==> xenon <==
==> flow/design.v <==
 `timescale 1ns / 1ps
module calc_logic(
   input clk,
   input rst,
   input [4:0] keycode,
   input newkey,
   output [15:0] Xdisplay,
   output LED_NEG_digit,
   output LED_OVW
   );
   localparam[4:0] KEY_CE = 5'b01100,
                   KEY_CA = 5'b00100,
                   KEY_MULTI = 5'b01001,
                   KEY_SUB = 5'b01010,
                   KEY_ADD = 5'b01011,
                   KEY_SQR = 5'b00001,
                   KEY_CH_SIGN = 5'b00010,
                   KEY_EQUALS = 5'b00011;
   reg signed [17:0] X, nextX, Y, nextY, ANS;
   reg [1:0] OP, nextOP;
   wire ADD = (OP == KEY_ADD [1:0]);
   wire SUB = (OP == KEY_SUB [1:0]);
   wire MULTI = (OP == KEY_MULTI [1:0]);        
   wire OP_T2 = (newkey && (keycode[4:2] == 3'b010) );
   wire CA = (newkey && (keycode == KEY_CA) );             
   wire CE = (newkey && (keycode == KEY_CE) );
   wire digit = (newkey && (keycode[4] == 1'b1) );
   wire EQUALS = (newkey && (keycode == KEY_EQUALS) );
   wire SQR = (newkey && (keycode == KEY_SQR) );
   wire CH_SIGN = (newkey && (keycode == KEY_CH_SIGN) );
   wire [6:0] CONTROL = {CE, CA, OP_T2, digit, EQUALS, SQR, CH_SIGN};  
   wire signed [17:0] ANS_ADD, ANS_MULTI, ANS_SUB, ANS_SQR, ANS_CH_SIGN;
   assign ANS_ADD = X+Y;
   assign ANS_SUB = Y-X;
   assign ANS_MULTI = X*Y;
   assign ANS_SQR = X*X;
   assign ANS_CH_SIGN = X*-1;  
   assign LED_OVW = X[16]; 
   assign Xdisplay = X[15:0];
   assign LED_NEG_digit = X[17];  
   always @ (ADD, MULTI, SUB, ANS_ADD, ANS_MULTI, ANS_SUB, X)
       case({ADD, SUB, MULTI})
           3'b100: ANS = ANS_ADD;
           3'b010: ANS = ANS_SUB;
           3'b001: ANS = ANS_MULTI;
           default: ANS = X;
       endcase   
   always @ (CONTROL, X, keycode, ANS, ANS_SQR, ANS_CH_SIGN)
       casez(CONTROL)
           7'b1000000: nextX = 18'b0;
           7'b?1?????: nextX = 18'b0;
           7'b0010000: nextX = 18'b0;
           7'b0001000: nextX = {X[12:0], keycode[3:0]};  
           7'b0000100: nextX = ANS;
           7'b0000010: nextX = ANS_SQR;
           7'b0000001: nextX = ANS_CH_SIGN;
           default: nextX = X;
       endcase
   always @ (posedge clk or posedge rst)
   begin
       if(rst) X <= 18'b0;
       else X <= nextX;
   end
   always @ (OP_T2, CA, Y, X)
       case({OP_T2, CA})
           2'b00: nextY = Y;
           2'b10: nextY = X;
           default: nextY = 18'b0;
       endcase
   always @ (posedge clk or posedge rst)
     begin
         if(rst) Y <= 18'b0;
         else Y <= nextY;
     end
   always @ (OP_T2, CA, keycode, OP)
       case({OP_T2, CA})
           2'b00: nextOP = OP;
           2'b10: nextOP = keycode[1:0];
           default: nextOP = 2'b0;
       endcase
   always @ (posedge clk or posedge rst)
     begin
         if(rst) OP <= 2'b0;
         else OP <= nextOP;
     end
   endmodule
==> flow/run.sh <==
#!/bin/bash
# the make line also repeats each setting of config.mk as NAME=value (left out here)
make -C /OpenROAD-flow-scripts/flow DESIGN_CONFIG=/design/flow/config.mk WORK_HOME=/design/flow/orfs CLKGATE_MAP_FILE= finish
==> flow/config.mk <==
export PLATFORM = sky130hd
export DESIGN_NAME = calc_logic
export DESIGN_NICKNAME = calc_logic
export VERILOG_FILES = /design/flow/design.v
export SDC_FILE = /design/flow/constraint.sdc
export NUM_CORES = 4
export LEC_CHECK = 0
export CAP_MARGIN = 20
export CORE_MARGIN = 2
export CORE_UTILIZATION = 70
export CTS_CLUSTER_SIZE = 37
export PLACE_DENSITY_LB_ADDON = 0.0
export SETUP_SLACK_MARGIN = 1.37
export SLEW_MARGIN = 20
==> flow/constraint.sdc <==
create_clock -name core_clock -period 5.59 [get_ports {clk}]
set_input_delay 1.1180 -clock core_clock [delete_from_list [all_inputs] [get_ports {clk}]]
set_output_delay 1.1180 -clock core_clock [all_outputs]
set_load 0.01 [all_outputs]
==> inputs of umber, as changes to xenon <==
ABC_AREA = 1   (was unset)
CORE_UTILIZATION = 72   (was 70)
CTS_CLUSTER_DIAMETER = 216   (was unset)
CTS_CLUSTER_SIZE = 99   (was 37)
PLACE_DENSITY_LB_ADDON = 0.04   (was 0.0)
SETUP_SLACK_MARGIN = 1.31   (was 1.37)
TNS_END_PERCENT = 15   (was unset)
==> flow/constraint.sdc (replaced) <==
create_clock -name core_clock -period 4.52 [get_ports {clk}]
set_input_delay 0.9040 -clock core_clock [delete_from_list [all_inputs] [get_ports {clk}]]
set_output_delay 0.9040 -clock core_clock [all_outputs]
set_load 0.01 [all_outputs]
==> inputs of fjord, as changes to xenon <==
ABC_AREA = 1   (was unset)
CORE_MARGIN = 5   (was 2)
CORE_UTILIZATION = 40   (was 70)
CTS_CLUSTER_DIAMETER = 359   (was unset)
CTS_CLUSTER_SIZE = 61   (was 37)
PLACE_DENSITY_LB_ADDON = unset   (was 0.0)
SETUP_SLACK_MARGIN = unset   (was 1.37)
SLEW_MARGIN = 35   (was 20)
==> flow/constraint.sdc (replaced) <==
create_clock -name core_clock -period 8.0 [get_ports {clk}]
set_input_delay 1.6000 -clock core_clock [delete_from_list [all_inputs] [get_ports {clk}]]
set_output_delay 1.6000 -clock core_clock [all_outputs]
set_load 0.01 [all_outputs]
==> comparison table <==
quantity	fjord	umber	xenon
Result of the run	complete, no violations	aborted with a tool error	complete, but fails checks
Failing step	-	global routing	-
Reasons for failing layout checks	-	-	setup timing
Fraction of the cycle the final worst path needs	79.5%	-	102%
Type of element capturing the critical path	register	-	register
Worst Path Class, Setup	reg2reg	-	reg2reg
Nature of the critical path startpoint	register	-	register
Count of TritonRoute iterations in the first routing pass	6	-	10
Class of the tightest hold or removal check	reg2reg	-	reg2reg
Total via count after detailed routing	12400	-	10900
Hold Path Sink	OP[1]$_DFFE_PP0P_	-	OP[0]$_DFFE_PP0P_
Cts repair resizes	0	110	87
Maximum clock frequency	157 MHz	-	176 MHz
Peak fanout along the critical path	18	-	6
Post-CTS Repair Setup Buffers	0	19	14
Count of maximum capacitance violations	0	-	0
Worst IR drop on VDD	0.105 mV	-	0.123 mV

* * *

==> inputs of v14 <==
Starts from the design.v that is shown in full above.
clock: 5.53 ns
lec_check: 0
cap_margin: 20
core_margin: 2
core_utilization: 72
cts_cluster_size: 72
gpl_routability_driven: 0
place_density_lb_addon: 0.0
slew_margin: 20
tns_end_percent: 75
run.sh (not shown) runs the stock make flow with config.mk's settings and CLKGATE_MAP_FILE=.
==> inputs of v29, as changes to v14 <==
Settings changed: CORE_ASPECT_RATIO set to 0.5, CORE_UTILIZATION 72 to 50, CTS_CLUSTER_DIAMETER set to 265, CTS_CLUSTER_SIZE 72 to 92, GPL_ROUTABILITY_DRIVEN 0 to not set, PLACE_DENSITY set to 0.35, PLACE_DENSITY_LB_ADDON 0.0 to not set, SETUP_SLACK_MARGIN set to -0.77, TNS_END_PERCENT 75 to 20.
==> flow/constraint.sdc (replaced) <==
create_clock -name core_clock -period 8.0 [get_ports {clk}]
set_input_delay 1.6000 -clock core_clock [delete_from_list [all_inputs] [get_ports {clk}]]
set_output_delay 1.6000 -clock core_clock [all_outputs]
set_load 0.01 [all_outputs]
==> Changelog: implementation <==
## Implementation

- Status: finished clean
- Final clock-cell share: 1.127%
- Cell Area, Placed: 13280 um^2
- Reg2Reg Launch Point: X[4]$_DFFE_PP0P_
- Final net count: 1811
- Final worst slack: 1284 ps
[end of results for v29]
==> Changelog: implementation <==
## Implementation

- Final worst slack: -330.5 ps
- Logic area: 10630 um^2
- Finish-stage setup viols: 3
- Reg2Reg Launch Point: X[3]$_DFFE_PP0P_
- Cell Area, Placed: 14390 um^2
- Final clock-cell share: 1.302%
- Final sequential cell count: 38
- Status: finished with violations
- SO Viols: negative setup slack
[end of results for v14]

* * *

==> run X <==
Starts from the design.v that is shown in full above.
clock: 5.59 ns
lec_check: 0
cap_margin: 20
core_margin: 2
core_utilization: 72
cts_cluster_size: 72
place_density_lb_addon: 0.0
setup_slack_margin: 0.4
slew_margin: 20
==> inputs of run P, as changes to run X <==
Settings changed: CORE_UTILIZATION 72 to 50, CTS_CLUSTER_DIAMETER from default to 385, CTS_CLUSTER_SIZE 72 to 92, PLACE_DENSITY from default to 0.35, PLACE_DENSITY_LB_ADDON 0.0 to default, SETUP_SLACK_MARGIN 0.4 to -0.77.
==> flow/constraint.sdc (replaced) <==
create_clock -name core_clock -period 8.0 [get_ports {clk}]
set_input_delay 1.6000 -clock core_clock [delete_from_list [all_inputs] [get_ports {clk}]]
set_output_delay 1.6000 -clock core_clock [all_outputs]
set_load 0.01 [all_outputs]
==> inputs of run M, as changes to run X <==
Settings changed: ABC_AREA from default to 1, CORE_UTILIZATION 72 to 64, CTS_CLUSTER_DIAMETER from default to 216, CTS_CLUSTER_SIZE 72 to 99, PLACE_DENSITY_LB_ADDON 0.0 to 0.04, SETUP_SLACK_MARGIN 0.4 to default, TNS_END_PERCENT from default to 10.
==> flow/constraint.sdc (replaced) <==
create_clock -name core_clock -period 4.52 [get_ports {clk}]
set_input_delay 0.9040 -clock core_clock [delete_from_list [all_inputs] [get_ports {clk}]]
set_output_delay 0.9040 -clock core_clock [all_outputs]
set_load 0.01 [all_outputs]
==> inputs of run Z, as changes to run X <==
Settings changed: CELL_PAD_IN_SITES_GLOBAL_PLACEMENT from default to 3, CORE_UTILIZATION 72 to 40, CTS_CLUSTER_DIAMETER from default to 385, CTS_CLUSTER_SIZE 72 to 66, PLACE_DENSITY from default to 0.39, PLACE_DENSITY_LB_ADDON 0.0 to default, SETUP_SLACK_MARGIN 0.4 to -0.77.
==> flow/constraint.sdc (replaced) <==
create_clock -name core_clock -period 8.0 [get_ports {clk}]
set_input_delay 1.6000 -clock core_clock [delete_from_list [all_inputs] [get_ports {clk}]]
set_output_delay 1.6000 -clock core_clock [all_outputs]
set_load 0.01 [all_outputs]
==> comparison <==
- Die size, lowest first: run X, run M, run P, run Z.
- Critical path depth: run P is lower than run M (8).
- The lowest sequential share of layout area belongs to run M, the highest to run P.
- Run M completed, yet does not pass: negative setup slack. Run Z completed with no timing, DRC or antenna violations. Run X finished but fails on negative setup slack. Run P ran to the end with no violations.
- In run P the sequential power is higher than in run Z, by about 6%.
- Combinational power, lowest first: run P, run Z, run X, run M.
- Maximum frequency, lowest first: run P, run Z, run X, run M.
- Wire length: run P < run Z < run X < run M.
- Between run Z and run X, the lower global-route usage is in run Z (gap 16 points).
- Register-to-register slack: run M < run X < run P < run Z.
- Of run P and run X, run X has the higher final area (gap 11%, measured against run X).
No activity file was given, so power comes from the tool's default toggle rates.
